### flow/design.v
module averager
    #(parameter int
        power = 8,  
        N = 12)     
    (
        input logic clk,
        reset,
        EN,
        input logic [N-1:0] Din,    
        output logic [N-1:0] Q      
    );
    logic [N-1:0] REG_ARRAY [2**power:1];
    logic [power+N-1:0] sum;
    assign Q = sum[power+N-1:power];
    always_ff @(posedge clk) begin
        if (reset) begin
            sum <= 0;
            for (int j = 1; j <= 2**power; j++) begin
                REG_ARRAY[j] <= 0;
            end
        end
        else if (EN) begin
            sum <= sum + Din - REG_ARRAY[2**power];
            for (int j = 2**power; j > 1; j--) begin
                REG_ARRAY[j] <= REG_ARRAY[j-1];
            end
            REG_ARRAY[1] <= Din;
        end
    end
endmodule
module adc_processing #(
    parameter int SCALING_FACTOR = 310866,
    parameter int SHIFT_FACTOR   = 19,
    parameter int NEGATIVE_FACTOR = 12
) (
    input  logic        clk,
    input  logic        reset,
    input  logic        ready,
    input  logic [15:0] data,
    output logic [15:0] ave_data,
    output logic [15:0] scaled_adc_data
);
    localparam int SCALING_FACTOR_WIDTH = $clog2(SCALING_FACTOR) + 1;
    localparam int INTERMEDIATE_WIDTH = 16 + SCALING_FACTOR_WIDTH;
    logic [INTERMEDIATE_WIDTH-1:0] scaled_adc_data_temp; 
    logic [15:0] scaled_adc_data_pipe;
    averager #(
        .power(8),  
        .N(16)      
    ) AVERAGER (
        .reset(reset),
        .clk(clk),
        .EN(ready),
        .Din(data),
        .Q(ave_data)
    );
    always_ff @(posedge clk) begin
        if (reset) begin
            scaled_adc_data <= 0;
            scaled_adc_data_temp <= 0;
            scaled_adc_data_pipe <= 0;
        end
        else if (ready) begin
            scaled_adc_data_temp <= ave_data * SCALING_FACTOR;             
            scaled_adc_data_pipe <= scaled_adc_data_temp >> SHIFT_FACTOR;  
            scaled_adc_data      <= scaled_adc_data_pipe - 12;             
        end                                                
    end                                                    
endmodule
### flow/constraint.sdc
create_clock -name core_clock -period 10.7 [get_ports {clk}]
set_input_delay 2.1400 -clock core_clock [delete_from_list [all_inputs] [get_ports {clk}]]
set_output_delay 2.1400 -clock core_clock [all_outputs]
set_load 0.01 [all_outputs]
### flow/config.mk
export PLATFORM = sky130hd
export DESIGN_NAME = adc_processing
export DESIGN_NICKNAME = adc_processing
export VERILOG_FILES = /design/flow/design.v
export SDC_FILE = /design/flow/constraint.sdc
export NUM_CORES = 4
export LEC_CHECK = 0
export ABC_AREA = 1
export CAP_MARGIN = 20
export CELL_PAD_IN_SITES_GLOBAL_PLACEMENT = 3
export CORE_ASPECT_RATIO = 0.75
export CORE_MARGIN = 8
export CORE_UTILIZATION = 48
export CTS_CLUSTER_SIZE = 41
export GPL_ROUTABILITY_DRIVEN = 1
export PLACE_DENSITY_LB_ADDON = 0.11
export SETUP_SLACK_MARGIN = 0.5
export SLEW_MARGIN = 25
export TNS_END_PERCENT = 25
### flow/run.sh
#!/bin/bash
# the make line also repeats each setting of config.mk as NAME=value (left out here)
make -C /OpenROAD-flow-scripts/flow DESIGN_CONFIG=/design/flow/config.mk WORK_HOME=/design/flow/orfs CLKGATE_MAP_FILE= finish
==> flow_summary.ini, run 1 <==
; implementation run metrics
[synth]
async_flop_share_pct = 0
top_cell_area_share_pct = 55.6
fp_nets = 19500
edf_count = 0
flop_cell = dfxtp_1
synthesis.area_mm2 = 0.150
ys_cells = 19300
top_cell = nor2_1
netlist-cell-type-count = 33
yosys_warnings = 3
simple_gate_area_share_pct = 22.0
seq_area_frac_synth_pct = 55.6
ys_sh_aoi_pct = 14.2
synthMuxAreaShare_pct = 0
synthAdderAreaFrac_pct = 2.71
yosys_area_mm2 = 0.150
syn_avg_cell_area_um2 = 7.80
topCellsByArea = dfxtp_1 (56%), nor2_1 (21%), o21ai_0 (14%)
synth.largest_area_cell = dfxtp_1
ys_ff = 4168
yosys-top-cells-count = nor2_1 (8,301), dfxtp_1 (4,168), o21ai_0 (4,143)
synthCells = 19300
top_logic_kind = simple AND/OR/NAND/NOR gates
xor_share_pct = 0.0816

[die]
fp_util_pct = 48.1
die_x_um = 662
coreArea_mm2 = 0.312
dieArea_mm2 = 0.331
rows = 178
fp.dieH_um = 500

[status]
lastStage = global placement without I/O
error_line = [ERROR FLW-0024] Place density exceeds 1.0 (current PLACE_DENSITY_LB_ADDON =  0.11). Please check if the value of  PLACE_DENSITY_LB_ADDON is between 0 and 0.99.
status = did not finish
==> run 2: changes to the inputs <==
CELL_PAD_IN_SITES_GLOBAL_PLACEMENT = not set   (was 3)
CORE_ASPECT_RATIO = not set   (was 0.75)
CORE_MARGIN = 2   (was 8)
CORE_UTILIZATION = 72   (was 48)
CTS_CLUSTER_DIAMETER = 365   (was not set)
CTS_CLUSTER_SIZE = 14   (was 41)
GPL_ROUTABILITY_DRIVEN = not set   (was 1)
PLACE_DENSITY_LB_ADDON = 0.14   (was 0.11)
SETUP_SLACK_MARGIN = 1.2   (was 0.5)
SLEW_MARGIN = 20   (was 25)
TNS_END_PERCENT = not set   (was 25)
clock period = 4.17 ns   (was 10.7 ns; I/O delays follow)
==> run 2 against run 1 <==
The layout now fails its checks (negative setup slack). Die size decreased by 36%. Synthesized area is the same. Synthesized cell count did not move.
==> flow_summary.ini, run 2 <==
; yosys + openroad results
[status]
status = failed layout checks
violations = negative setup slack

[global_routing]
grt.total_usage_pct = 25.0
gr-total-overflow = 0
grt_pass1_wl_um = 475000
grt_start_max_net_pins = 292
antenna_found_initial = 1
grt_pass1_vias = 109000

[sta]
clock_skew_ns = 0.0560
worstMarginPinSlew_ns = 1.07
maxSlewViolCount = 0
max_freq_mhz = 206
fin_crit_ns = 4.85
setup_ws_ns = -0.677
setup_violations = 16
hold_viol_final = 0
period_used_pct = 116
tns_ns = -9.58
rsz0062_at_grt = true
maxSlewHeadroom_pct = 28.9

[synth]
synthMuxAreaShare_pct = 0
fp_nets = 19500
synthesis.area_mm2 = 0.150
topCellsByArea = dfxtp_1 (56%), nor2_1 (21%), o21ai_0 (14%)
synthCells = 19300
top_logic_kind = simple AND/OR/NAND/NOR gates
flop_cell = dfxtp_1
synthAdderAreaFrac_pct = 2.71
top_cell_area_share_pct = 55.6
yosys_area_mm2 = 0.150
simple_gate_area_share_pct = 22.0
synth.largest_area_cell = dfxtp_1
ys_ff = 4168
ys_sh_aoi_pct = 14.2
xor_share_pct = 0.0816
ys_cells = 19300
yosys-top-cells-count = nor2_1 (8,301), dfxtp_1 (4,168), o21ai_0 (4,143)
edf_count = 0
netlist-cell-type-count = 33
async_flop_share_pct = 0
yosys_warnings = 3
seq_area_frac_synth_pct = 55.6
syn_avg_cell_area_um2 = 7.80
top_cell = nor2_1

[setup_path]
r2r.worst_path.cells = 22
cp_top_family = adder cells
cp_cell_sequence = fa_2, inv_2, fa_1, inv_1, fa_1, fa_2, fa_1, inv_1, fa_1, inv_2, ha_4, nand2_4, nor2_4, inv_2, nor2_4, nand2_1, nand3_2, nand2_2, nand3_2, nand2_1, nor2_1, nor2_1
rrSetupSlack_ns = -0.68
cp_max_fo = 4
crit_path_max_incr_delay_ns = 0.61
cpMostUsedCell = fa_1
r2r_start = AVERAGER.sum[12]$_SDFFE_PP0P_
critical_path_depth = 22
critPathBufInv = 5
worstSetupPathType = flip-flop to flip-flop
cpMaxStageDelayCell = fa_2
cp_data_required_time_ns = 4.96
worstSetupEndpoint = scaled_adc_data_temp[32]$_SDFFE_PP0P_
worst_setup_path_start_kind = flip-flop
worstPathArrival_ns = 5.64
critPathLaunch = AVERAGER.sum[12]$_SDFFE_PP0P_
r2r_end = scaled_adc_data_temp[32]$_SDFFE_PP0P_
end_kind = flip-flop

[routing]
drc = 0
first_pass_iters = 6
viasPerCell = 5.32
ant_nets = 0
wl_per_cell_um = 12.7
drt-total-wl_um = 272000
route.vias.total = 114000
drt_iter0_drc = 8479

[power_and_ir_drop]
power.density_mw_per_mm2 = 630
clkPwrFrac_pct = 27.8
p_seq_mw = 43.7
internal_power_mw = 69.3
power.share.switching_pct = 31.7
powerClk_mw = 28.2
combPwrFrac_pct = 29.2
max-vdd-ir-drop_uv = 1740
power_mw = 102
power_leader = registers
seqPwrFrac_pct = 43.0
power_leakage_nw = 69.6
powerComb_mw = 29.6
netSwitchingPower_mw = 32.2

[layout]
logic_area_mm2 = 0.0592
final_cell_area_mm2 = 0.161
final-seq-area_mm2 = 0.0835
nets = 18900
fill_cells = 15100
area_growth_pct = 7.31

[worst_hold_path]
hold-path-cell-count = 3
hold_path_class = input port to flip-flop
min_from = ready
min_to = AVERAGER.REG_ARRAY[38][6]$_SDFFE_PP0P_

[clocking]
cts_buffers = 347
clockBufferDepth = 4
cts-root-buf = clkbuf_16
path_clk_slew_ns = 0.08
clk_latency_ns = 0.94
cts.sinks = 4168
cts_max_level = 5
cts_tree = done

[die]
coreArea_mm2 = 0.207
die_x_um = 461
fp_util_pct = 72.5
ioPinCount = 51
fp.dieH_um = 461
dieArea_mm2 = 0.212
rows = 167

[placed_design]
gp_congestion = 0.874
place_hpwl_um = 153000
placed_area_mm2 = 0.152
place.port_buffers = 50

[flow_run]
openroad.warnings = 98
drv_cap = 0
[run 2: metal layers]
layer	part of all wire [%]	track usage (%)	routed length, µm
met5	0	0	0
met4	2.0	6.14	5560
met3	2.7	2.94	7390
met2	48	45.0	130000
met1	47	31.9	129000
[run 2: final cells by class]
type | instances | area share (%)
Tap cell | 2788 | 2.16
Clock inverter | 8 | 0.0660
Clock buffer | 356 | 5.51
Timing Repair Buffer | 405 | 2.82
Inverter | 402 | 0.947
Sequential cell | 4168 | 51.8
Multi-Input combinational cell | 13300 | 36.7
Antenna cell | 1 | 0.00155
[run 2: metrics by stage]
| step | cells | utilization (%) | hold WS [ns] | setup WS, ns |
|---|---|---|---|---|
| after CTS | 21400 | 77.6 | 0.368 | -0.717 |
| after global placement | 21000 | 73.2 | 0.441 | -0.728 |
| after global routing | 21400 | 77.8 | 0.398 | -0.909 |
| after detailed placement | 21000 | 73.2 | 0.461 | -0.765 |
| final | 21400 | 77.8 | 0.404 | -0.677 |
| after floorplan | 19300 | - | 0.430 | -0.493 |
[run 2: repair_timing]
item                       in CTS  in global routing
hold buffers                    0                  0
setup endpoints to repair      25                 19
gates resized                  71                 78
pin swaps                      43                 47
buffers inserted                0                  1
==> run 3: changes to the inputs <==
ABC_AREA = not set   (was 1)
CORE_ASPECT_RATIO = 0.75   (was not set)
CORE_UTILIZATION = 71   (was 72)
CTS_CLUSTER_DIAMETER = 202   (was 365)
CTS_CLUSTER_SIZE = 15   (was 14)
GPL_ROUTABILITY_DRIVEN = 0   (was not set)
MAX_ROUTING_LAYER = met4   (was not set)
PLACE_DENSITY = 0.65   (was not set)
PLACE_DENSITY_LB_ADDON = not set   (was 0.14)
SETUP_SLACK_MARGIN = 0.28   (was 1.2)
SLEW_MARGIN = 25   (was 20)
clock period = 3.08 ns   (was 4.17 ns; I/O delays follow)
==> run 3 against run 2 <==
The layout still fails its checks (negative setup slack). Sequential power grew 24%. Clock power rose by 28%. Utilization grew 0.24 points. Worst hold slack got worse by 0.19 ns. Non-clock buffer count grew 59. Synthesized cell count shrank 26%. Largest cell class unchanged. Largest power group unchanged.
==> flow_summary.ini, run 3 <==
; yosys + openroad results
[die]
dieArea_mm2 = 0.217
fp_util_pct = 71.6
die_x_um = 537
coreArea_mm2 = 0.212
rows = 146
fp.dieH_um = 404
ioPinCount = 51

[global_routing]
grt.total_usage_pct = 21.8
grt_pass1_vias = 87700
grt_pass1_wl_um = 405000
antenna_found_initial = 1
grt_start_max_net_pins = 224
gr-total-overflow = 0

[setup_path]
cp_cell_sequence = buf_6, ha_1, fa_1, fa_1, fa_1, fa_1, inv_1, fa_1, inv_2, ha_4, a21o_1, a2111o_1, a31o_1, o221a_4, a221oi_2, xor2_1, o21ai_1
r2r_end = scaled_adc_data_temp[28]$_SDFFE_PP0P_
rrSetupSlack_ns = -2.34
r2r.worst_path.cells = 17
critical_path_depth = 17
end_kind = flip-flop
crit_path_max_incr_delay_ns = 0.55
critPathLaunch = AVERAGER.sum[13]$_SDFFE_PP0P_
worstSetupPathType = flip-flop to flip-flop
cpMostUsedCell = fa_1
cp_data_required_time_ns = 3.80
cp_top_family = adder cells
r2r_start = AVERAGER.sum[13]$_SDFFE_PP0P_
worstSetupEndpoint = scaled_adc_data_temp[28]$_SDFFE_PP0P_
cpMaxStageDelayCell = fa_1
cp_max_fo = 10
critPathBufInv = 3
worstPathArrival_ns = 6.13
worst_setup_path_start_kind = flip-flop

[sta]
worstMarginPinSlew_ns = 0.991
maxSlewViolCount = 0
hold_viol_final = 0
clock_skew_ns = 0.0548
max_freq_mhz = 185
rsz0062_at_grt = true
maxSlewHeadroom_pct = 33.9
fin_crit_ns = 5.42
setup_violations = 16
hold_ws_ns = 0.218
period_used_pct = 176
setup_ws_ns = -2.34

[worst_hold_path]
min_from = data[2]
hold-path-cell-count = 4
min_to = AVERAGER.REG_ARRAY[1][2]$_SDFFE_PP0P_
hold_path_class = input port to flip-flop

[clocking]
path_clk_slew_ns = 0.08
clk_latency_ns = 0.85
cts_max_level = 5
hold_buffers = 0
cts_buffers = 319
cts_tree = done
cts-root-buf = clkbuf_16
cts.sinks = 4168
clockBufferDepth = 4

[synth]
yosys_warnings = 3
synthMuxAreaShare_pct = 27.3
xor_share_pct = 0.208
fp_nets = 14500
simple_gate_area_share_pct = 10.8
yosys_area_mm2 = 0.151
topCellsByArea = dfxtp_1 (55%), mux2i_1 (27%), nor2_1 (10%)
ys_ff = 4168
synthAdderAreaFrac_pct = 2.69
ys_cells = 14200
synthCells = 14200
seq_area_frac_synth_pct = 55.1
syn_avg_cell_area_um2 = 10.6
top_cell_area_share_pct = 55.1
flop_cell = dfxtp_1
edf_count = 0
synthesis.area_mm2 = 0.151
async_flop_share_pct = 0
synth.largest_area_cell = dfxtp_1
top_logic_kind = multiplexers
netlist-cell-type-count = 66
yosys-top-cells-count = nor2_1 (4,171), dfxtp_1 (4,168), mux2i_1 (4,131)
top_cell = nor2_1
ys_sh_aoi_pct = 0.901

[routing]
drc = 0
drt-total-wl_um = 235000
viasPerCell = 5.36
route.vias.total = 90600
first_pass_iters = 7
ant_nets = 0
drt_iter0_drc = 4853
num_antenna_cells = 0
wl_per_cell_um = 13.9

[power_and_ir_drop]
power_leakage_nw = 74.5
clkPwrFrac_pct = 27.5
power.density_mw_per_mm2 = 800
internal_power_mw = 92.8
netSwitchingPower_mw = 39.1
powerClk_mw = 36.2
seqPwrFrac_pct = 41.2
power_mw = 132
combPwrFrac_pct = 31.3
p_seq_mw = 54.4
powerComb_mw = 41.3
power_leader = registers
max-vdd-ir-drop_uv = 3230
power.share.switching_pct = 29.6

[placed_design]
place.port_buffers = 50
place_hpwl_um = 145000

[status]
status = failed layout checks
violations = negative setup slack

[layout]
area_growth_pct = 8.98
nets = 14400
fill_cells = 13600
final_core_util_pct = 78.0

[flow_run]
drv_cap = 0
openroad.warnings = 71
run 3: cell type report:
type,instances,area (µm²),area share (%)
tap,2812,3520,2.13
sequential,4168,83500,50.6
multi-input combinational,8920,64000,38.8
timing repair buffer,464,4790,2.91
clock inverter,15,206,0.125
clock buffer,329,8200,4.97
inverter,206,783,0.475
run 3: per-layer routing:
metal / global-route usage (%) / vias to the layer above / part of all wire, %
li1: - / 46700 / -
met1: 28.8 / 42600 / 48
met2: 35.4 / 884 / 47
met3: 2.88 / 421 / 3.0
met4: 5.55 / 0 / 2.3
met5: - / - / 0
run 3: repair_timing:
item,4_1_cts,5_1_grt
pin swaps,31,48
gates cloned,0,0
setup endpoints to repair,25,28
buffers inserted,3,13
resized,44,83
run 3: per-stage QoR:
stage	cells	setup TNS (ns)	setup WS, ns	area, µm²
final	16900	-34.80	-2.34	165000
after global routing	16900	-37.33	-2.50	165000
after CTS	16900	-34.64	-2.33	165000
after detailed placement	16600	-45.08	-2.52	156000
after global placement	16600	-41.61	-2.36	156000
after floorplan	14200	-29.58	-2.24	152000
==> run 4: changes to the inputs <==
CORE_ASPECT_RATIO = not set   (was 0.75)
CORE_UTILIZATION = 9   (was 71)
CTS_CLUSTER_DIAMETER = not set   (was 202)
CTS_CLUSTER_SIZE = not set   (was 15)
GPL_ROUTABILITY_DRIVEN = not set   (was 0)
MAX_ROUTING_LAYER = not set   (was met4)
PLACE_DENSITY = 0.6   (was 0.65)
SETUP_SLACK_MARGIN = not set   (was 0.28)
SLEW_MARGIN = 20   (was 25)
clock period = 13.9 ns   (was 3.08 ns; I/O delays follow)
==> run 4 against run 3 <==
Now clean on timing, DRC and antenna. Die size increased to 7.8 times the previous value. Synthesized area unchanged. Highest routed layer is now met5. Sequential cell count unchanged. Register-to-register slack improved by 9.8 ns. Non-clock buffer count decreased by 324.
==> flow_summary.ini, run 4 <==
; yosys + openroad results
[status]
status = complete, no violations

[power_and_ir_drop]
combPwrFrac_pct = 21.4
power.density_mw_per_mm2 = 155
powerComb_mw = 6.33
p_seq_mw = 12.1
power.share.switching_pct = 29.2
power_leakage_nw = 75.2
seqPwrFrac_pct = 40.9
netSwitchingPower_mw = 8.64
internal_power_mw = 21.0
max-vdd-ir-drop_uv = 586
power_leader = registers
powerClk_mw = 11.2
clkPwrFrac_pct = 37.7

[clocking]
clk_latency_ns = 0.98
cts.sinks = 4168
clockBufferDepth = 4
hold_buffers = 0
cts_resized = 0
cts_max_level = 5
cts_tree = done
postCtsSetupBuffers = 0
cts_buffers = 410
path_clk_slew_ns = 0.06
cts-root-buf = clkbuf_16

[setup_path]
worstSetupEndpoint = scaled_adc_data_temp[28]$_SDFFE_PP0P_
critPathLaunch = AVERAGER.sum[13]$_SDFFE_PP0P_
worst_setup_path_start_kind = flip-flop
cpMaxStageDelayCell = dfxtp_1
r2r.worst_path.cells = 18
cp_top_family = adder cells
cp_data_required_time_ns = 14.72
critical_path_depth = 18
crit_path_max_incr_delay_ns = 0.91
critPathBufInv = 2
r2r_start = AVERAGER.sum[13]$_SDFFE_PP0P_
worstSetupPathType = flip-flop to flip-flop
rrSetupSlack_ns = 7.45
cp_max_fo = 11
worstPathArrival_ns = 7.27
end_kind = flip-flop
cp_cell_sequence = fa_1, xor2_1, ha_1, or2_2, fa_1, fa_1, fa_1, inv_1, fa_1, inv_1, ha_1, and2_2, a2111o_1, a31o_1, o221a_4, a221oi_2, xor2_1, o21ai_1
cpMostUsedCell = fa_1
r2r_end = scaled_adc_data_temp[28]$_SDFFE_PP0P_

[sta]
hold_viol_final = 0
hold_ws_ns = 0.450
clock_skew_ns = 0.0620
fin_crit_ns = 6.45
maxSlewViolCount = 0
worstMarginPinSlew_ns = 1.12
setup_violations = 0
maxSlewHeadroom_pct = 25.6
tns_ns = 0
max_freq_mhz = 155
rsz0062_at_grt = false
period_used_pct = 46.4

[synth]
top_cell = nor2_1
fp_nets = 14500
top_cell_area_share_pct = 55.1
simple_gate_area_share_pct = 10.8
yosys_area_mm2 = 0.151
xor_share_pct = 0.208
ys_cells = 14200
topCellsByArea = dfxtp_1 (55%), mux2i_1 (27%), nor2_1 (10%)
seq_area_frac_synth_pct = 55.1
synthAdderAreaFrac_pct = 2.69
syn_avg_cell_area_um2 = 10.6
yosys_warnings = 3
async_flop_share_pct = 0
yosys-top-cells-count = nor2_1 (4,171), dfxtp_1 (4,168), mux2i_1 (4,131)
synthCells = 14200
flop_cell = dfxtp_1
edf_count = 0
synthMuxAreaShare_pct = 27.3
netlist-cell-type-count = 66
synthesis.area_mm2 = 0.151
top_logic_kind = multiplexers
ys_sh_aoi_pct = 0.901
synth.largest_area_cell = dfxtp_1
ys_ff = 4168

[global_routing]
grt_pass1_wl_um = 397000
grt_start_max_net_pins = 220
grt_pass1_vias = 85700
antenna_found_initial = 3
grt.total_usage_pct = 2.54
gr-total-overflow = 0

[die]
die_x_um = 1300
coreArea_mm2 = 1.68
rows = 476
ioPinCount = 51
dieArea_mm2 = 1.69
fp.dieH_um = 1300
fp_util_pct = 9.02

[layout]
area_growth_pct = 26.1
final_core_util_pct = 11.4
instances_no_fill = 36400
final_cell_area_mm2 = 0.191
nets = 14100

[routing]
wl_per_cell_um = 6.21
route.vias.total = 88600
drt-total-wl_um = 226000
ant_nets = 0
viasPerCell = 2.43
first_pass_iters = 7
drt_iter0_drc = 4552
drc = 0

[flow_run]
openroad.warnings = 127
drv_cap = 0

[placed_design]
place_hpwl_um = 123000
place.port_buffers = 50
placedCellCount = 35700
placed_area_mm2 = 0.177
gp_congestion = 0.677

[worst_hold_path]
hold_path_class = flip-flop to flip-flop
min_from = AVERAGER.REG_ARRAY[179][9]$_SDFFE_PP0P_
min_to = AVERAGER.REG_ARRAY[180][9]$_SDFFE_PP0P_
hold-path-cell-count = 2
-- run 4: stage by stage --
| stage | setup slack, ns | total power [mW] |
|---|---|---|
| 2_1_floorplan | 8.24 | 17.0 |
| 3_3_place_gp | 7.10 | 18.7 |
| 3_5_place_dp | 7.18 | 18.7 |
| 4_1_cts | 7.40 | 30.2 |
| 5_1_grt | 7.18 | 31.4 |
| 6_report | 7.45 | 29.6 |
-- run 4: per-layer routing --
layer	wire length, µm	part of all wire, %	vias up	global-route usage, %
met3	8520	3.8	472	0.524
met2	97800	43	676	4.27
li1	-	-	46600	-
met1	113000	50	40900	3.24
met4	6410	2.8	4	0.776
met5	26	0.012	-	0
-- run 4: area by class of cell --
| class | instances | area [µm²] |
|---|---|---|
| Multi-Input combinational cell | 8920 | 63400 |
| Antenna cell | 2 | 5.00 |
| Tap cell | 22200 | 27800 |
| Fill cell | 191000 | 1490000 |
| Clock buffer | 618 | 12100 |
| Clock inverter | 132 | 1720 |
| Inverter | 206 | 773 |
| Timing Repair Buffer | 140 | 1580 |
| Sequential cell | 4168 | 83400 |
==> run 5: changes to the inputs <==
CORE_ASPECT_RATIO = 0.75   (was not set)
CORE_UTILIZATION = 48   (was 9)
CTS_CLUSTER_SIZE = 41   (was not set)
GPL_ROUTABILITY_DRIVEN = 0   (was not set)
PLACE_DENSITY = not set   (was 0.6)
SETUP_SLACK_MARGIN = 0.5   (was not set)
SLEW_MARGIN = 25   (was 20)
clock period = 3.38 ns   (was 13.9 ns; I/O delays follow)
==> run 5 against run 4 <==
Now fails the layout checks on negative setup slack. Worst hold slack got worse by 0.20 ns. Total power rose to 4.5 times the previous value. Count of clock-buffer cells in the layout shrank 47. Synthesized cell count unchanged. Critical endpoint is now scaled_adc_data_temp[27]$_SDFFE_PP0P_. Highest routed layer is now met4. Global-route usage increased by 12 points. Wire length increased by 5.1%. Critical path type unchanged.
==> flow_summary.ini, run 5 <==
; yosys + openroad results
[clocking]
cts-root-buf = clkbuf_16
cts_buffers = 401
clk_latency_ns = 0.88
hold_buffers = 0
cts.sinks = 4168
clockBufferDepth = 4
cts_tree = done
path_clk_slew_ns = 0.06
cts_max_level = 5

[power_and_ir_drop]
max-vdd-ir-drop_uv = 2680
powerClk_mw = 44.5
netSwitchingPower_mw = 38.4
power_leader = registers
p_seq_mw = 49.6
power.density_mw_per_mm2 = 771
power_mw = 132
internal_power_mw = 93.8
powerComb_mw = 38.2
clkPwrFrac_pct = 33.7
power_leakage_nw = 76.9
power.share.switching_pct = 29.1
combPwrFrac_pct = 28.9
seqPwrFrac_pct = 37.5

[setup_path]
rrSetupSlack_ns = -2.07
worstSetupPathType = flip-flop to flip-flop
cpMostUsedCell = fa_1
worstSetupEndpoint = scaled_adc_data_temp[27]$_SDFFE_PP0P_
worst_setup_path_start_kind = flip-flop
critPathBufInv = 3
r2r_start = AVERAGER.sum[13]$_SDFFE_PP0P_
critPathLaunch = AVERAGER.sum[13]$_SDFFE_PP0P_
cp_cell_sequence = fa_2, xor2_1, ha_2, or2_4, fa_1, fa_2, fa_1, inv_1, fa_1, inv_2, ha_4, and2_4, a2111o_1, a31o_1, o221a_4, buf_4, a21oi_2, xnor2_1, o21ai_1
worstPathArrival_ns = 6.20
critical_path_depth = 19
r2r.worst_path.cells = 19
cpMaxStageDelayCell = fa_2
r2r_end = scaled_adc_data_temp[27]$_SDFFE_PP0P_
cp_top_family = adder cells
crit_path_max_incr_delay_ns = 0.61
cp_data_required_time_ns = 4.13
cp_max_fo = 3
end_kind = flip-flop

[placed_design]
place_hpwl_um = 142000
dp_slack_ns = -2.16
placed_area_mm2 = 0.157
place.port_buffers = 50

[synth]
top_logic_kind = multiplexers
seq_area_frac_synth_pct = 55.1
yosys_area_mm2 = 0.151
topCellsByArea = dfxtp_1 (55%), mux2i_1 (27%), nor2_1 (10%)
synthMuxAreaShare_pct = 27.3
simple_gate_area_share_pct = 10.8
ys_cells = 14200
synthesis.area_mm2 = 0.151
top_cell = nor2_1
syn_avg_cell_area_um2 = 10.6
ys_sh_aoi_pct = 0.901
netlist-cell-type-count = 66
flop_cell = dfxtp_1
synthAdderAreaFrac_pct = 2.69
async_flop_share_pct = 0
yosys-top-cells-count = nor2_1 (4,171), dfxtp_1 (4,168), mux2i_1 (4,131)
fp_nets = 14500
ys_ff = 4168
synth.largest_area_cell = dfxtp_1
yosys_warnings = 3
top_cell_area_share_pct = 55.1
synthCells = 14200
xor_share_pct = 0.208
edf_count = 0

[die]
die_x_um = 652
rows = 178
fp.dieH_um = 490
dieArea_mm2 = 0.320
ioPinCount = 51
fp_util_pct = 48.2
coreArea_mm2 = 0.314

[global_routing]
antenna_found_initial = 2
grt.total_usage_pct = 14.5
grt_start_max_net_pins = 206
grt_pass1_vias = 89700
use_met3_pct = 2.32
grt_pass1_wl_um = 415000
grt.busiest_layer = met2
gr-total-overflow = 0
use_met1_pct = 18.9
met2_usage_pct = 24.8

[sta]
setup_violations = 16
maxSlewHeadroom_pct = 35.6
hold_viol_final = 0
rsz0062_at_grt = true
worstMarginPinSlew_ns = 0.967
tns_ns = -30.28
max_freq_mhz = 183
setup_ws_ns = -2.07
fin_crit_ns = 5.45
clock_skew_ns = 0.0327
maxSlewViolCount = 0
period_used_pct = 161

[layout]
fill_cells = 26800
area_growth_pct = 13.3
final_cell_area_mm2 = 0.172
final_core_util_pct = 54.7
nets = 14400

[worst_hold_path]
min_to = AVERAGER.REG_ARRAY[1][4]$_SDFFE_PP0P_
hold_path_class = input port to flip-flop
min_from = data[4]
hold-path-cell-count = 4

[routing]
first_pass_iters = 5
drt-total-wl_um = 238000
drc = 0
route.vias.total = 91100
viasPerCell = 4.90
wl_per_cell_um = 12.8
ant_nets = 0
drt_iter0_drc = 4335

[flow_run]
drv_cap = 0
openroad.warnings = 69

[status]
status = failed layout checks
violations = negative setup slack
==> run 5: through the flow <==
| step | instances | hold WS (ns) |
|---|---|---|
| 6_report | 18600 | 0.255 |
| 5_1_grt | 18600 | 0.218 |
| 4_1_cts | 18600 | 0.274 |
| 3_5_place_dp | 17900 | 0.456 |
| 3_3_place_gp | 17900 | 0.453 |
| 2_1_floorplan | 14200 | 0.425 |
==> run 5: repair_timing <==
action | in CTS | in global routing
resized | 61 | 63
cloned | 0 | 0
buffers inserted | 8 | 14
pin swaps | 43 | 42
setup endpoints to repair | 22 | 28
==> run 5: area by class of cell <==
cell class / count / area [µm²] / share of cell area, %
inverters: 206 / 783 / 0.457
diodes: 2 / 5.00 / 0.00292
multi-input cells: 8920 / 64000 / 37.3
clock inverters: 143 / 1550 / 0.901
clock buffers: 571 / 11800 / 6.87
flip-flops and latches: 4168 / 83500 / 48.7
well taps: 4140 / 5180 / 3.02
repair buffers: 449 / 4730 / 2.76
==> run 5: per-layer routing <==
layer | wire length [µm] | share of wire [%] | vias up
met5 | 0 | 0 | -
met4 | 6510 | 2.7 | 0
met3 | 7130 | 3.0 | 494
met2 | 108000 | 45 | 770
met1 | 116000 | 49 | 42700
li1 | - | - | 47100
==> run 6: changes to the inputs <==
CORE_MARGIN = 7   (was 2)
CORE_UTILIZATION = 63   (was 48)
CTS_CLUSTER_SIZE = not set   (was 41)
GPL_TIMING_DRIVEN = 1   (was not set)
MAX_ROUTING_LAYER = met4   (was not set)
PLACE_DENSITY = 0.82   (was not set)
SETUP_SLACK_MARGIN = 1.11   (was 0.5)
SLEW_MARGIN = 5   (was 25)
TNS_END_PERCENT = 80   (was not set)
clock period = 4.1 ns   (was 3.38 ns; I/O delays follow)
==> run 6 against run 5 <==
Clock skew is 0.022 ns higher. Critical path type unchanged. First-iteration DRC count is 20% higher. Combinational power fell by 19%. The layout still fails its checks (negative setup slack). Design area is 1.4% lower. Critical endpoint is now scaled_adc_data_temp[28]$_SDFFE_PP0P_. Highest routed layer unchanged. Wire length is 1.9% higher.
==> flow_summary.ini, run 6 <==
; yosys + openroad results
[setup_path]
end_kind = flip-flop
r2r.worst_path.cells = 18
cpMostUsedCell = inv_2
critical_path_depth = 18
cp_max_fo = 3
cp_cell_sequence = fa_2, inv_2, fa_1, inv_2, fa_1, fa_2, fa_2, inv_2, fa_1, inv_2, ha_4, a21o_1, a2111o_1, a31o_1, o221a_4, a221oi_2, xor2_1, o21ai_1
worstSetupEndpoint = scaled_adc_data_temp[28]$_SDFFE_PP0P_
worst_setup_path_start_kind = flip-flop
worstSetupPathType = flip-flop to flip-flop
rrSetupSlack_ns = -1.48
worstPathArrival_ns = 6.32
cp_data_required_time_ns = 4.84
cpMaxStageDelayCell = fa_2
critPathLaunch = AVERAGER.sum[14]$_SDFFE_PP0P_
crit_path_max_incr_delay_ns = 0.61
r2r_end = scaled_adc_data_temp[28]$_SDFFE_PP0P_
r2r_start = AVERAGER.sum[14]$_SDFFE_PP0P_
cp_top_family = adder cells
critPathBufInv = 4

[clocking]
cts.sinks = 4168
cts_buffers = 374
clk_latency_ns = 0.87
cts-root-buf = clkbuf_16
clockBufferDepth = 4
cts_tree = done
cts_max_level = 5
path_clk_slew_ns = 0.06
hold_buffers = 0

[routing]
drc = 0
route.vias.total = 91600
ant_nets = 0
num_antenna_cells = 0
drt_iter0_drc = 5207
first_pass_iters = 8
drt-total-wl_um = 242000
viasPerCell = 5.24
wl_per_cell_um = 13.8

[synth]
netlist-cell-type-count = 66
ys_cells = 14200
syn_avg_cell_area_um2 = 10.6
edf_count = 0
top_logic_kind = multiplexers
fp_nets = 14500
synthesis.area_mm2 = 0.151
yosys-top-cells-count = nor2_1 (4,171), dfxtp_1 (4,168), mux2i_1 (4,131)
ys_ff = 4168
ys_sh_aoi_pct = 0.901
xor_share_pct = 0.208
synthMuxAreaShare_pct = 27.3
yosys_area_mm2 = 0.151
yosys_warnings = 3
top_cell = nor2_1
synth.largest_area_cell = dfxtp_1
topCellsByArea = dfxtp_1 (55%), mux2i_1 (27%), nor2_1 (10%)
synthAdderAreaFrac_pct = 2.69
synthCells = 14200
simple_gate_area_share_pct = 10.8
top_cell_area_share_pct = 55.1
seq_area_frac_synth_pct = 55.1
flop_cell = dfxtp_1
async_flop_share_pct = 0

[die]
fp.dieH_um = 439
rows = 155
ioPinCount = 51
die_x_um = 580
coreArea_mm2 = 0.238
fp_util_pct = 63.5
dieArea_mm2 = 0.254

[worst_hold_path]
hold_path_class = input port to flip-flop
min_from = data[3]
min_to = AVERAGER.REG_ARRAY[1][3]$_SDFFE_PP0P_
hold-path-cell-count = 3

[power_and_ir_drop]
powerComb_mw = 31.0
power_leader = registers
combPwrFrac_pct = 28.7
power.density_mw_per_mm2 = 637
powerClk_mw = 35.8
internal_power_mw = 76.3
p_seq_mw = 40.9
power.share.switching_pct = 29.1
seqPwrFrac_pct = 38.0
power_mw = 108
netSwitchingPower_mw = 31.4
power_leakage_nw = 76.3
clkPwrFrac_pct = 33.3
max-vdd-ir-drop_uv = 2680

[sta]
period_used_pct = 136
maxSlewViolCount = 0
fin_crit_ns = 5.58
tns_ns = -20.43
hold_ws_ns = 0.272
clock_skew_ns = 0.0545
setup_violations = 16
maxSlewHeadroom_pct = 24.4
setup_ws_ns = -1.48
max_freq_mhz = 179
hold_viol_final = 0
worstMarginPinSlew_ns = 1.13
rsz0062_at_grt = true

[global_routing]
antenna_found_initial = 0
grt_pass1_vias = 89600
gr-total-overflow = 0
grt.total_usage_pct = 18.7
grt_pass1_wl_um = 416000
grt_start_max_net_pins = 260

[flow_run]
openroad.warnings = 67
drv_cap = 0

[layout]
nets = 14300
final_cell_area_mm2 = 0.169
final_core_util_pct = 70.9
instances_no_fill = 17500
area_growth_pct = 11.7

[placed_design]
placed_area_mm2 = 0.156
place.port_buffers = 50
dp_slack_ns = -1.54
placedCellCount = 16800
place_hpwl_um = 146000

[status]
violations = negative setup slack
status = failed layout checks
==> run 6: what timing repair did <==
action,CTS,global route
gates resized,37,56
buffers inserted,5,14
pin swaps,33,46
endpoints found under the hold margin,0,0
setup endpoints to repair,21,25
==> run 6: area by class of cell <==
cell class	instances	area (µm²)
multi-input cells	8920	63900
well taps	3140	3930
clock buffers	536	11000
flip-flops and latches	4168	83500
inverters	206	781
clock inverters	129	1810
fillers	16300	69300
repair buffers	389	4160
==> run 6: layer usage <==
layer	global-route usage, %	vias up	wire, µm
li1	-	46900	-
met5	-	-	0
met3	2.73	559	7900
met2	30.9	1174	114000
met4	5.59	0	6640
met1	24.0	43100	114000
==> run 7: changes to the inputs <==
CAP_MARGIN = 15   (was 20)
CELL_PAD_IN_SITES_DETAIL_PLACEMENT = 1   (was not set)
CELL_PAD_IN_SITES_GLOBAL_PLACEMENT = 1   (was not set)
CORE_ASPECT_RATIO = 1.69   (was 0.75)
CORE_MARGIN = 2   (was 7)
CORE_UTILIZATION = 50   (was 63)
CTS_CLUSTER_DIAMETER = 66   (was not set)
CTS_CLUSTER_SIZE = 18   (was not set)
GPL_ROUTABILITY_DRIVEN = not set   (was 0)
GPL_TIMING_DRIVEN = 0   (was 1)
MIN_ROUTING_LAYER = met2   (was not set)
PLACE_DENSITY = not set   (was 0.82)
PLACE_DENSITY_LB_ADDON = 0.08   (was not set)
SETUP_SLACK_MARGIN = not set   (was 1.11)
SLEW_MARGIN = 20   (was 5)
TNS_END_PERCENT = not set   (was 80)
clock period = 10.0 ns   (was 4.1 ns; I/O delays follow)
==> run 7 against run 6 <==
Now clean on timing, DRC and antenna. Die size is 21% higher. Via count rose by 43%. Critical path depth unchanged. Sequential cell count unchanged. Critical endpoint unchanged. Highest routed layer unchanged.
==> flow_summary.ini, run 7 <==
; yosys + openroad results
[global_routing]
gr-total-overflow = 0
grt_pass1_vias = 148000
antenna_found_initial = 0
grt_pass1_wl_um = 546000
grt.total_usage_pct = 33.8
grt_start_max_net_pins = 19

[die]
ioPinCount = 51
fp_util_pct = 50.3
coreArea_mm2 = 0.301
die_x_um = 427
rows = 262
fp.dieH_um = 719
dieArea_mm2 = 0.307

[sta]
hold_ws_ns = 0.459
maxSlewHeadroom_pct = 24.6
worstMarginPinSlew_ns = 1.13
clock_skew_ns = 0.0282
hold_viol_final = 0
max_freq_mhz = 144
period_used_pct = 69.6
setup_ws_ns = 3.04
fin_crit_ns = 6.96
maxSlewViolCount = 0
setup_violations = 0
rsz0062_at_grt = false
tns_ns = 0

[flow_run]
openroad.warnings = 33
drv_cap = 0

[power_and_ir_drop]
clkPwrFrac_pct = 28.6
power_leakage_nw = 72.9
combPwrFrac_pct = 26.6
p_seq_mw = 16.9
seqPwrFrac_pct = 44.9
powerClk_mw = 10.7
internal_power_mw = 25.2
power_leader = registers
max-vdd-ir-drop_uv = 469
powerComb_mw = 9.98
power_mw = 37.6
power.density_mw_per_mm2 = 229
power.share.switching_pct = 32.9
netSwitchingPower_mw = 12.4

[setup_path]
crit_path_max_incr_delay_ns = 0.99
worst_setup_path_start_kind = flip-flop
r2r_start = AVERAGER.sum[13]$_SDFFE_PP0P_
worstSetupEndpoint = scaled_adc_data_temp[28]$_SDFFE_PP0P_
cp_top_family = adder cells
r2r_end = scaled_adc_data_temp[28]$_SDFFE_PP0P_
critPathBufInv = 2
critPathLaunch = AVERAGER.sum[13]$_SDFFE_PP0P_
cp_max_fo = 11
cpMaxStageDelayCell = dfxtp_1
cp_cell_sequence = fa_1, xor2_1, ha_1, or2_2, fa_1, fa_1, fa_1, inv_1, fa_1, inv_1, ha_1, and2_2, a2111o_1, a31o_1, o221a_4, a221oi_2, xor2_1, o21ai_1
rrSetupSlack_ns = 3.04
end_kind = flip-flop
r2r.worst_path.cells = 18
worstPathArrival_ns = 7.72
critical_path_depth = 18
worstSetupPathType = flip-flop to flip-flop
cpMostUsedCell = fa_1
cp_data_required_time_ns = 10.76

[clocking]
clockBufferDepth = 4
cts_max_level = 5
path_clk_slew_ns = 0.08
cts-root-buf = clkbuf_16
cts_buffers = 276
cts.sinks = 4168
cts_resized = 0
cts_tree = done
clk_latency_ns = 0.90
postCtsSetupBuffers = 0
hold_buffers = 0

[worst_hold_path]
hold-path-cell-count = 2
min_from = scaled_adc_data_temp[30]$_SDFFE_PP0P_
hold_path_class = flip-flop to flip-flop
min_to = scaled_adc_data_temp[30]$_SDFFE_PP0P_

[synth]
syn_avg_cell_area_um2 = 10.6
ys_cells = 14200
synthMuxAreaShare_pct = 27.3
top_cell_area_share_pct = 55.1
synthCells = 14200
yosys_area_mm2 = 0.151
simple_gate_area_share_pct = 10.8
netlist-cell-type-count = 66
yosys_warnings = 3
ys_sh_aoi_pct = 0.901
xor_share_pct = 0.208
synthesis.area_mm2 = 0.151
top_logic_kind = multiplexers
top_cell = nor2_1
edf_count = 0
fp_nets = 14500
flop_cell = dfxtp_1
topCellsByArea = dfxtp_1 (55%), mux2i_1 (27%), nor2_1 (10%)
async_flop_share_pct = 0
ys_ff = 4168
synth.largest_area_cell = dfxtp_1
yosys-top-cells-count = nor2_1 (4,171), dfxtp_1 (4,168), mux2i_1 (4,131)
seq_area_frac_synth_pct = 55.1
synthAdderAreaFrac_pct = 2.69

[placed_design]
place_hpwl_um = 253000
gp_congestion = 0.914
place.port_buffers = 48
dp_slack_ns = 3.09

[routing]
route.vias.total = 131000
drt_iter0_drc = 13900
wl_per_cell_um = 18.4
first_pass_iters = 10
viasPerCell = 7.04
ant_nets = 0
drt-total-wl_um = 342000
drc = 0

[status]
status = complete, no violations

[layout]
area_growth_pct = 8.43
nets = 14900
==> run 7: metrics by stage <==
step	util (%)	cell area [µm²]	instances
after floorplan	-	151000	14200
after global placement	52.1	157000	18300
after detailed placement	52.1	157000	18300
after CTS	54.5	164000	18600
after global routing	54.5	164000	18600
final	54.5	164000	18600
==> run 7: per-layer routing <==
layer	routed length (µm)	global-route usage, %	vias to the layer above
met5	0	-	-
met4	21400	6.27	0
met3	102000	31.8	1964
met2	219000	47.9	34400
li1	-	-	47000
met1	0	-	47200
==> run 7: cell type report <==
type | count | area, µm²
Fill cell | 32400 | 137000
Sequential cell | 4168 | 83400
Inverter | 206 | 773
Multi-Input combinational cell | 8920 | 63400
Tap cell | 3960 | 4950
Clock inverter | 10 | 108
Buffer | 954 | 3810
Timing Repair Buffer | 50 | 528
Antenna cell | 8 | 20.0
Clock buffer | 288 | 7140
==> run 8: changes to the inputs <==
ABC_AREA = 1   (was not set)
CAP_MARGIN = 20   (was 15)
CELL_PAD_IN_SITES_DETAIL_PLACEMENT = not set   (was 1)
CELL_PAD_IN_SITES_GLOBAL_PLACEMENT = not set   (was 1)
CORE_ASPECT_RATIO = not set   (was 1.69)
CORE_UTILIZATION = 72   (was 50)
CTS_CLUSTER_DIAMETER = not set   (was 66)
CTS_CLUSTER_SIZE = 13   (was 18)
GPL_TIMING_DRIVEN = not set   (was 0)
MAX_ROUTING_LAYER = not set   (was met4)
MIN_ROUTING_LAYER = not set   (was met2)
PLACE_DENSITY_LB_ADDON = 0.2   (was 0.08)
clock period = 3.28 ns   (was 10.0 ns; I/O delays follow)
==> run 8 against run 7 <==
The layout now fails its checks (negative setup slack). Worst hold slack worse by 0.22 ns. Wire length down 19%. Design area up 0.71%. Final cell count up 17%. First-iteration DRC count down 35%. Non-clock buffer count down 527. Combinational power rose to 3.8 times the previous value. Critical path type unchanged. Clock power rose to 4.1 times the previous value.
==> flow_summary.ini, run 8 <==
; yosys + openroad results
[global_routing]
antenna_found_initial = 1
grt_pass1_vias = 110000
grt_pass1_wl_um = 490000
gr-total-overflow = 0
grt_start_max_net_pins = 277
grt.total_usage_pct = 25.9

[power_and_ir_drop]
max-vdd-ir-drop_uv = 1990
power_leakage_nw = 71.7
clkPwrFrac_pct = 31.7
power_mw = 137
seqPwrFrac_pct = 40.5
powerClk_mw = 43.6
p_seq_mw = 55.6
power.share.switching_pct = 31.0
netSwitchingPower_mw = 42.6
powerComb_mw = 38.2
power.density_mw_per_mm2 = 831
combPwrFrac_pct = 27.8
power_leader = registers
internal_power_mw = 94.8

[clocking]
cts_buffers = 402
clk_latency_ns = 0.97
cts.sinks = 4168
cts_max_level = 5
hold_buffers = 0
clockBufferDepth = 4
cts-root-buf = clkbuf_16
path_clk_slew_ns = 0.06
cts_tree = done

[worst_hold_path]
hold-path-cell-count = 3
min_to = AVERAGER.REG_ARRAY[103][8]$_SDFFE_PP0P_
hold_path_class = input port to flip-flop
min_from = ready

[synth]
async_flop_share_pct = 0
ys_sh_aoi_pct = 14.2
edf_count = 0
fp_nets = 19500
topCellsByArea = dfxtp_1 (56%), nor2_1 (21%), o21ai_0 (14%)
synthCells = 19300
synthAdderAreaFrac_pct = 2.71
netlist-cell-type-count = 33
synthesis.area_mm2 = 0.150
syn_avg_cell_area_um2 = 7.80
yosys-top-cells-count = nor2_1 (8,301), dfxtp_1 (4,168), o21ai_0 (4,143)
top_cell = nor2_1
synthMuxAreaShare_pct = 0
simple_gate_area_share_pct = 22.0
xor_share_pct = 0.0816
seq_area_frac_synth_pct = 55.6
top_cell_area_share_pct = 55.6
flop_cell = dfxtp_1
yosys_warnings = 3
ys_ff = 4168
top_logic_kind = simple AND/OR/NAND/NOR gates
yosys_area_mm2 = 0.150
ys_cells = 19300
synth.largest_area_cell = dfxtp_1

[layout]
area_growth_pct = 10.1
nets = 19000
fill_cells = 14100

[setup_path]
r2r_end = scaled_adc_data_temp[33]$_SDFFE_PP0P_
critPathLaunch = AVERAGER.sum[13]$_SDFFE_PP0P_
crit_path_max_incr_delay_ns = 0.62
worst_setup_path_start_kind = flip-flop
worstSetupPathType = flip-flop to flip-flop
cp_max_fo = 3
cpMostUsedCell = fa_1
rrSetupSlack_ns = -1.59
r2r.worst_path.cells = 21
cp_top_family = adder cells
worstPathArrival_ns = 5.70
cpMaxStageDelayCell = fa_2
critical_path_depth = 21
cp_data_required_time_ns = 4.11
r2r_start = AVERAGER.sum[13]$_SDFFE_PP0P_
critPathBufInv = 5
end_kind = flip-flop
worstSetupEndpoint = scaled_adc_data_temp[33]$_SDFFE_PP0P_
cp_cell_sequence = fa_2, inv_2, fa_1, inv_1, fa_1, fa_2, fa_1, inv_1, fa_1, inv_2, ha_4, nand2_4, nor2_4, and2_4, nand2_2, nand3_2, nand2_2, nand3_2, nand3_1, nand2_1, inv_1

[sta]
period_used_pct = 149
tns_ns = -24.50
maxSlewViolCount = 0
setup_ws_ns = -1.59
setup_violations = 16
max_freq_mhz = 205
rsz0062_at_grt = true
hold_viol_final = 0
clock_skew_ns = 0.0592
maxSlewHeadroom_pct = 25.4
fin_crit_ns = 4.87
worstMarginPinSlew_ns = 1.12

[die]
coreArea_mm2 = 0.207
die_x_um = 461
fp.dieH_um = 461
rows = 167
ioPinCount = 51
dieArea_mm2 = 0.212
fp_util_pct = 72.5

[routing]
drc = 0
drt-total-wl_um = 279000
route.vias.total = 116000
first_pass_iters = 6
ant_nets = 0
drt_iter0_drc = 8975
wl_per_cell_um = 12.8
viasPerCell = 5.33

[status]
violations = negative setup slack
status = failed layout checks

[flow_run]
drv_cap = 0
openroad.warnings = 111

[placed_design]
gp_congestion = 0.840
place.port_buffers = 50
place_hpwl_um = 153000
==> run 8: final cells by class <==
cell class,count,area [µm²],area share (%)
multi-input cells,13300,59100,35.7
repair buffers,477,5420,3.28
well taps,2788,3490,2.11
diodes,2,5.00,0.00303
clock buffers,591,11800,7.14
clock inverters,52,534,0.323
inverters,402,1530,0.923
flip-flops and latches,4168,83500,50.5
==> run 8: through the flow <==
step	util (%)	setup slack (ns)	area (µm²)	hold WS [ns]	instances
finish	79.8	-1.59	165000	0.242	21800
CTS	79.6	-1.61	165000	0.225	21800
floorplan	-	-1.38	150000	0.430	19300
global placement	73.6	-1.57	153000	0.452	21100
global route	79.8	-1.77	165000	0.246	21800
detailed placement	73.6	-1.63	153000	0.462	21100
==> run 8: layer usage <==
metal / part of all wire (%) / track usage (%) / vias to the layer above
met5: 0 / 0 / -
met1: 47 / 34.2 / 53900
met4: 2.0 / 6.73 / 0
met3: 3.0 / 3.06 / 457
met2: 48 / 45.1 / 1542
li1: - / - / 60000
==> run 8: repair_timing <==
| action | 4_1_cts | 5_1_grt |
|---|---|---|
| endpoints found under the setup margin | 16 | 16 |
| setup buffers | 2 | 2 |
| pin swaps | 33 | 43 |
| gates resized | 56 | 64 |
==> run 9: changes to the inputs <==
CTS_CLUSTER_DIAMETER = 80   (was not set)
CTS_CLUSTER_SIZE = 14   (was 13)
PLACE_DENSITY_LB_ADDON = 0.03   (was 0.2)
SETUP_SLACK_MARGIN = -0.21   (was not set)
clock period = 3.98 ns   (was 3.28 ns; I/O delays follow)
==> run 9 against run 8 <==
Still fails the layout checks on negative setup slack. Total power fell by 23%. Worst setup slack improved by 0.75 ns. First-iteration DRC count shrank 5.5%. Clock power fell by 32%. Clock skew is 0.013 ns higher. Utilization fell by 2.2 points. Non-clock buffer count is 104 lower. Sequential share of layout area rose by 1.4 points. Worst hold slack improved by 0.19 ns. Critical path type unchanged.
==> flow_summary.ini, run 9 <==
; yosys + openroad results
[routing]
drt_iter0_drc = 8478
wl_met3_um = 7260
viasPerCell = 5.30
route.vias.total = 113000
met1_length_um = 128000
first_pass_iters = 8
drt-total-wl_um = 266000
ant_nets = 0
routed-wl-met2_um = 126000
wl_per_cell_um = 12.5
highest_layer = met4
drc = 0

[synth]
synthAdderAreaFrac_pct = 2.71
seq_area_frac_synth_pct = 55.6
synth.largest_area_cell = dfxtp_1
synthCells = 19300
topCellsByArea = dfxtp_1 (56%), nor2_1 (21%), o21ai_0 (14%)
synthMuxAreaShare_pct = 0
async_flop_share_pct = 0
simple_gate_area_share_pct = 22.0
ys_sh_aoi_pct = 14.2
top_cell_area_share_pct = 55.6
yosys-top-cells-count = nor2_1 (8,301), dfxtp_1 (4,168), o21ai_0 (4,143)
top_cell = nor2_1
yosys_area_mm2 = 0.150
netlist-cell-type-count = 33
edf_count = 0
ys_cells = 19300
syn_avg_cell_area_um2 = 7.80
synthesis.area_mm2 = 0.150
top_logic_kind = simple AND/OR/NAND/NOR gates
fp_nets = 19500
yosys_warnings = 3
flop_cell = dfxtp_1
ys_ff = 4168
xor_share_pct = 0.0816

[setup_path]
end_kind = flip-flop
crit_path_max_incr_delay_ns = 0.61
critPathBufInv = 7
cpMaxStageDelayCell = fa_2
r2r.worst_path.cells = 22
worst_setup_path_start_kind = flip-flop
rrSetupSlack_ns = -0.85
r2r_start = AVERAGER.sum[13]$_SDFFE_PP0P_
cpMostUsedCell = nand2_1
worstSetupEndpoint = scaled_adc_data_temp[20]$_SDFFE_PP0P_
worstSetupPathType = flip-flop to flip-flop
r2r_end = scaled_adc_data_temp[20]$_SDFFE_PP0P_
cp_top_family = adder cells
cp_data_required_time_ns = 4.78
cp_cell_sequence = fa_2, inv_2, fa_1, inv_1, fa_1, fa_2, fa_1, inv_1, fa_1, inv_2, ha_4, nand2_4, nor2_4, buf_4, nand2_1, inv_1, nand2_1, nand2_1, xnor2_1, nand2_1, nand2_1, inv_1
worstPathArrival_ns = 5.63
critical_path_depth = 22
cp_max_fo = 4
critPathLaunch = AVERAGER.sum[13]$_SDFFE_PP0P_

[global_routing]
grt_start_max_net_pins = 251
grt_pass1_vias = 108000
grt.total_usage_pct = 24.6
grt_pass1_wl_um = 468000
antenna_found_initial = 1
gr-total-overflow = 0

[power_and_ir_drop]
max-vdd-ir-drop_uv = 1910
netSwitchingPower_mw = 33.1
power_mw = 106
internal_power_mw = 72.6
power.share.switching_pct = 31.3
clkPwrFrac_pct = 28.0
power_leader = registers
power_leakage_nw = 69.3
seqPwrFrac_pct = 43.3
combPwrFrac_pct = 28.7
p_seq_mw = 45.8
powerClk_mw = 29.6
powerComb_mw = 30.3
power.density_mw_per_mm2 = 658

[placed_design]
gp_congestion = 0.856
place_hpwl_um = 148000
place.port_buffers = 50
dp_slack_ns = -0.940
placedCellCount = 21000

[sta]
clock_skew_ns = 0.0721
setup_ws_ns = -0.846
fin_crit_ns = 4.83
period_used_pct = 121
worstMarginPinSlew_ns = 1.12
hold_ws_ns = 0.433
max_freq_mhz = 207
setup_violations = 16
maxSlewViolCount = 0
hold_viol_final = 0
rsz0062_at_grt = true
maxSlewHeadroom_pct = 25.5

[clocking]
clockBufferDepth = 4
clk_latency_ns = 0.96
cts_buffers = 349
cts-root-buf = clkbuf_16
cts_tree = done
path_clk_slew_ns = 0.07
cts.sinks = 4168
cts_max_level = 5

[die]
rows = 167
fp.dieH_um = 461
dieArea_mm2 = 0.212
die_x_um = 461
coreArea_mm2 = 0.207
ioPinCount = 51
fp_util_pct = 72.5

[flow_run]
drv_cap = 0
openroad.warnings = 153

[layout]
logic_area_mm2 = 0.0590
final-seq-area_mm2 = 0.0835
instances_no_fill = 21400
area_growth_pct = 7.02
final_core_util_pct = 77.5
nets = 18900
fill_cells = 15400

[worst_hold_path]
min_to = AVERAGER.REG_ARRAY[256][12]$_SDFFE_PP0P_
hold-path-cell-count = 2
hold_path_class = flip-flop to flip-flop
min_from = AVERAGER.REG_ARRAY[255][12]$_SDFFE_PP0P_

[status]
status = failed layout checks
violations = negative setup slack
## run 9: timing repair
item | CTS | global route
hold buffers | 0 | 0
setup buffers | 0 | 3
endpoints found under the hold margin | 0 | 0
resized | 56 | 20
pin swaps | 20 | 12
endpoints found under the setup margin | 16 | 16
## run 9: per-stage QoR
| step | setup TNS, ns | cell area (µm²) |
|---|---|---|
| floorplan | -9.66 | 150000 |
| global placement | -13.45 | 151000 |
| detailed placement | -13.77 | 151000 |
| CTS | -12.64 | 161000 |
| global route | -16.32 | 161000 |
| finish | -12.35 | 161000 |
## run 9: cell type report
class	count	area share (%)
repair buffers	373	2.60
clock inverters	13	0.111
clock buffers	355	5.53
multi-input cells	13300	36.7
flip-flops and latches	4168	51.9
well taps	2788	2.17
inverters	402	0.948
diodes	3	0.00467
## run 9: metal layers
layer / global-route usage (%) / vias to the layer above
met1: 31.2 / 52300
met3: 2.89 / 436
met2: 44.2 / 1168
met5: 0 / -
met4: 6.30 / 0
li1: - / 59500
==> run 10: changes to the inputs <==
CAP_MARGIN = 35   (was 20)
CORE_ASPECT_RATIO = 0.75   (was not set)
CTS_CLUSTER_DIAMETER = 238   (was 80)
CTS_CLUSTER_SIZE = 20   (was 14)
GPL_ROUTABILITY_DRIVEN = 0   (was not set)
PLACE_DENSITY_LB_ADDON = 0.11   (was 0.03)
SETUP_SLACK_MARGIN = 0.33   (was -0.21)
SLEW_MARGIN = 25   (was 20)
clock period = 3.54 ns   (was 3.98 ns; I/O delays follow)
==> run 10 against run 9 <==
Still fails the layout checks on negative setup slack. Global-route usage down 0.25 points. Wire length up 0.30%. Worst hold slack worse by 0.038 ns. Sequential power up 12%. First-iteration DRC count up 5.8%. Via count down 0.38%. Synthesized area unchanged. Utilization down 1.5 points. Register-to-register slack worse by 0.50 ns. Non-clock buffer count up 18.
==> flow_summary.ini, run 10 <==
; yosys + openroad results
[worst_hold_path]
hold-path-cell-count = 3
hold_path_class = input port to flip-flop
min_to = AVERAGER.REG_ARRAY[19][8]$_SDFFE_PP0P_
min_from = ready

[synth]
async_flop_share_pct = 0
top_cell = nor2_1
flop_cell = dfxtp_1
syn_avg_cell_area_um2 = 7.80
xor_share_pct = 0.0816
ys_sh_aoi_pct = 14.2
yosys-top-cells-count = nor2_1 (8,301), dfxtp_1 (4,168), o21ai_0 (4,143)
synth.largest_area_cell = dfxtp_1
yosys_warnings = 3
netlist-cell-type-count = 33
synthCells = 19300
synthesis.area_mm2 = 0.150
seq_area_frac_synth_pct = 55.6
yosys_area_mm2 = 0.150
top_logic_kind = simple AND/OR/NAND/NOR gates
ys_cells = 19300
top_cell_area_share_pct = 55.6
synthAdderAreaFrac_pct = 2.71
simple_gate_area_share_pct = 22.0
edf_count = 0
topCellsByArea = dfxtp_1 (56%), nor2_1 (21%), o21ai_0 (14%)
ys_ff = 4168
synthMuxAreaShare_pct = 0
fp_nets = 19500

[layout]
final-seq-area_mm2 = 0.0835
nets = 18800
fill_cells = 15600
area_growth_pct = 5.21
final_core_util_pct = 76.1
logic_area_mm2 = 0.0590

[setup_path]
cpMaxStageDelayCell = fa_2
worstSetupPathType = flip-flop to flip-flop
end_kind = flip-flop
r2r_end = scaled_adc_data_temp[32]$_SDFFE_PP0P_
r2r_start = AVERAGER.sum[14]$_SDFFE_PP0P_
critical_path_depth = 22
cp_top_family = adder cells
rrSetupSlack_ns = -1.34
critPathLaunch = AVERAGER.sum[14]$_SDFFE_PP0P_
r2r.worst_path.cells = 22
cp_cell_sequence = fa_2, inv_2, fa_1, inv_1, fa_1, fa_2, fa_1, inv_1, fa_1, inv_2, ha_4, nand2_4, nor2_4, inv_2, nor2_2, nand2_1, nand3_1, nand2_1, nand3_1, nand2_1, nor2_1, nor2_1
cp_max_fo = 4
worst_setup_path_start_kind = flip-flop
worstPathArrival_ns = 5.66
cp_data_required_time_ns = 4.31
crit_path_max_incr_delay_ns = 0.61
critPathBufInv = 5
cpMostUsedCell = fa_1
worstSetupEndpoint = scaled_adc_data_temp[32]$_SDFFE_PP0P_

[die]
die_x_um = 531
fp.dieH_um = 400
rows = 145
coreArea_mm2 = 0.208
fp_util_pct = 72.3
ioPinCount = 51
dieArea_mm2 = 0.212

[power_and_ir_drop]
combPwrFrac_pct = 31.0
power.density_mw_per_mm2 = 711
internal_power_mw = 75.2
powerComb_mw = 34.8
max-vdd-ir-drop_uv = 2390
power_leader = registers
power_leakage_nw = 68.0
netSwitchingPower_mw = 37.1
clkPwrFrac_pct = 23.2
powerClk_mw = 26.1
p_seq_mw = 51.5
seqPwrFrac_pct = 45.8
power.share.switching_pct = 33.0

[routing]
first_pass_iters = 6
wl_per_cell_um = 12.5
route.vias.total = 113000
drc = 0
drt_iter0_drc = 8971
viasPerCell = 5.31
drt-total-wl_um = 267000
ant_nets = 0

[clocking]
hold_buffers = 0
cts_tree = done
cts_max_level = 4
path_clk_slew_ns = 0.10
clk_latency_ns = 0.90
clockBufferDepth = 4
cts.sinks = 4168
cts_buffers = 234
cts-root-buf = clkbuf_16

[placed_design]
dp_slack_ns = -1.39
place_hpwl_um = 154000
place.port_buffers = 50

[global_routing]
antenna_found_initial = 2
grt.total_usage_pct = 24.3
gr-total-overflow = 0
grt_pass1_vias = 105000
grt_pass1_wl_um = 465000
grt_start_max_net_pins = 240

[sta]
period_used_pct = 138
setup_ws_ns = -1.34
fin_crit_ns = 4.88
maxSlewViolCount = 0
tns_ns = -19.73
max_freq_mhz = 205
worstMarginPinSlew_ns = 0.924
maxSlewHeadroom_pct = 38.4
hold_viol_final = 0
setup_violations = 16
clock_skew_ns = 0.0535
rsz0062_at_grt = true

[flow_run]
drv_cap = 0
openroad.warnings = 85

[status]
status = failed layout checks
violations = negative setup slack
## run 10: metal layers
metal  part of all wire, %  global-route usage, %
met5                0.0026                      0
met4                   1.6                   4.46
met3                   4.0                   3.47
met2                    45                   42.0
met1                    49                   32.8
## run 10: stage by stage
step,hold slack [ns],power [mW],instance area [µm²],cells
floorplan,0.430,74.1,150000,19300
global placement,0.447,81.6,152000,21000
detailed placement,0.454,82.3,152000,21000
CTS,0.336,111,158000,21300
global route,0.379,119,158000,21300
finish,0.395,112,158000,21300
## run 10: repair_timing
item	in CTS	in global routing
buffers inserted	1	0
resized	47	52
setup endpoints to repair	16	16
pin swaps	43	26
## run 10: cell type report
| class | instances | area share (%) |
|---|---|---|
| Multi-Input combinational cell | 13300 | 37.3 |
| Inverter | 402 | 0.966 |
| Sequential cell | 4168 | 52.8 |
| Clock buffer | 239 | 3.77 |
| Tap cell | 2793 | 2.21 |
| Timing Repair Buffer | 391 | 2.86 |
| Clock inverter | 4 | 0.0317 |
| Antenna cell | 1 | 0.00158 |
==> run 11: changes to the inputs <==
ABC_AREA = not set   (was 1)
CAP_MARGIN = 10   (was 35)
CELL_PAD_IN_SITES_DETAIL_PLACEMENT = 0   (was not set)
CELL_PAD_IN_SITES_GLOBAL_PLACEMENT = 1   (was not set)
CORE_ASPECT_RATIO = 1.69   (was 0.75)
CORE_MARGIN = 7   (was 2)
CORE_UTILIZATION = 55   (was 72)
CTS_CLUSTER_DIAMETER = 66   (was 238)
CTS_CLUSTER_SIZE = 18   (was 20)
GPL_ROUTABILITY_DRIVEN = not set   (was 0)
GPL_TIMING_DRIVEN = 0   (was not set)
MAX_ROUTING_LAYER = met4   (was not set)
MIN_ROUTING_LAYER = met2   (was not set)
SETUP_SLACK_MARGIN = 2.42   (was 0.33)
SLEW_MARGIN = 35   (was 25)
TNS_END_PERCENT = 5   (was not set)
clock period = 10.0 ns   (was 3.54 ns; I/O delays follow)
==> run 11 against run 10 <==
Now clean on timing, DRC and antenna. Worst hold slack gained 0.065 ns. Synthesized cell count decreased by 26%. Register-to-register slack improved by 4.7 ns. Highest routed layer is now met4. Maximum frequency is 26% lower.
==> flow_summary.ini, run 11 <==
; yosys + openroad results
[clocking]
clockBufferDepth = 4
cts_resized = 0
path_clk_slew_ns = 0.08
postCtsSetupBuffers = 0
cts_buffers = 275
cts_max_level = 5
cts-root-buf = clkbuf_16
cts_tree = done
hold_buffers = 0
clk_latency_ns = 0.90
cts.sinks = 4168

[sta]
worstMarginPinSlew_ns = 0.957
setup_violations = 0
maxSlewHeadroom_pct = 36.1
period_used_pct = 66.4
hold_viol_final = 0
maxSlewViolCount = 0
tns_ns = 0
rsz0062_at_grt = false
fin_crit_ns = 6.64
clock_skew_ns = 0.0370
max_freq_mhz = 151
hold_ws_ns = 0.459
setup_ws_ns = 3.36

[setup_path]
r2r.worst_path.cells = 18
end_kind = flip-flop
crit_path_max_incr_delay_ns = 0.93
cpMostUsedCell = fa_1
cp_max_fo = 11
critPathBufInv = 2
worstSetupEndpoint = scaled_adc_data_temp[28]$_SDFFE_PP0P_
cp_cell_sequence = fa_1, xor2_1, ha_1, or2_2, fa_1, fa_1, fa_1, inv_1, fa_1, inv_1, ha_1, and2_2, a2111o_1, a31o_1, o221a_4, a221oi_2, xor2_1, o21ai_1
worstPathArrival_ns = 7.40
worst_setup_path_start_kind = flip-flop
rrSetupSlack_ns = 3.36
critPathLaunch = AVERAGER.sum[13]$_SDFFE_PP0P_
cp_top_family = adder cells
critical_path_depth = 18
cpMaxStageDelayCell = dfxtp_1
r2r_start = AVERAGER.sum[13]$_SDFFE_PP0P_
r2r_end = scaled_adc_data_temp[28]$_SDFFE_PP0P_
cp_data_required_time_ns = 10.76
worstSetupPathType = flip-flop to flip-flop

[die]
rows = 250
ioPinCount = 51
fp.dieH_um = 696
dieArea_mm2 = 0.291
fp_util_pct = 55.3
coreArea_mm2 = 0.274
die_x_um = 418

[placed_design]
gp_congestion = 0.883
placed_area_mm2 = 0.156
place_hpwl_um = 226000
place.port_buffers = 48
dp_slack_ns = 3.42
placedCellCount = 18000

[routing]
drt_iter0_drc = 16700
drt-total-wl_um = 310000
ant_nets = 0
first_pass_iters = 25
wl_per_cell_um = 17.0
route.vias.total = 131000
viasPerCell = 7.15
drc = 0

[synth]
top_cell = nor2_1
yosys_area_mm2 = 0.151
synthAdderAreaFrac_pct = 2.69
top_logic_kind = multiplexers
xor_share_pct = 0.208
flop_cell = dfxtp_1
synthMuxAreaShare_pct = 27.3
fp_nets = 14500
ys_cells = 14200
async_flop_share_pct = 0
synth.largest_area_cell = dfxtp_1
synthesis.area_mm2 = 0.151
netlist-cell-type-count = 66
ys_sh_aoi_pct = 0.901
seq_area_frac_synth_pct = 55.1
top_cell_area_share_pct = 55.1
ys_ff = 4168
topCellsByArea = dfxtp_1 (55%), mux2i_1 (27%), nor2_1 (10%)
yosys-top-cells-count = nor2_1 (4,171), dfxtp_1 (4,168), mux2i_1 (4,131)
simple_gate_area_share_pct = 10.8
synthCells = 14200
yosys_warnings = 3
syn_avg_cell_area_um2 = 10.6
edf_count = 0

[power_and_ir_drop]
powerComb_mw = 9.16
combPwrFrac_pct = 25.0
seqPwrFrac_pct = 46.0
power_mw = 36.6
power.share.switching_pct = 31.1
clkPwrFrac_pct = 28.9
power_leakage_nw = 73.0
power_leader = registers
max-vdd-ir-drop_uv = 547
p_seq_mw = 16.9
powerClk_mw = 10.6
netSwitchingPower_mw = 11.4
power.density_mw_per_mm2 = 224
internal_power_mw = 25.3

[flow_run]
drv_cap = 0
openroad.warnings = 33

[layout]
fill_cells = 23600
final_cell_area_mm2 = 0.164
area_growth_pct = 8.21
instances_no_fill = 18300
final_core_util_pct = 59.8
nets = 14900

[global_routing]
grt_pass1_vias = 142000
gr-total-overflow = 0
met2_usage_pct = 45.6
grt.busiest_layer = met2
grt.total_usage_pct = 32.0
antenna_found_initial = 2
use_met1_pct = 0
grt_pass1_wl_um = 502000
grt_start_max_net_pins = 19
use_met3_pct = 32.2

[status]
status = complete, no violations

[worst_hold_path]
hold_path_class = flip-flop to flip-flop
min_from = scaled_adc_data_temp[28]$_SDFFE_PP0P_
hold-path-cell-count = 2
min_to = scaled_adc_data_temp[28]$_SDFFE_PP0P_
## run 11: final cells by class
cell class	instances	area (µm²)	area share, %
diodes	14	35.0	0.0214
plain buffers	954	3810	2.33
clock buffers	289	7220	4.41
clock inverters	10	98.8	0.0603
inverters	206	773	0.472
multi-input cells	8920	63400	38.7
flip-flops and latches	4168	83400	50.9
well taps	3654	4570	2.79
repair buffers	49	488	0.298
## run 11: routing by layer
layer  share of wire (%)  up-vias
li1                    -    47100
met1                   0    47300
met2                  63    34100
met3                  31     2139
met4                 6.1        0
met5                   0        -
No activity file was given, so power comes from the tool's default toggle rates.
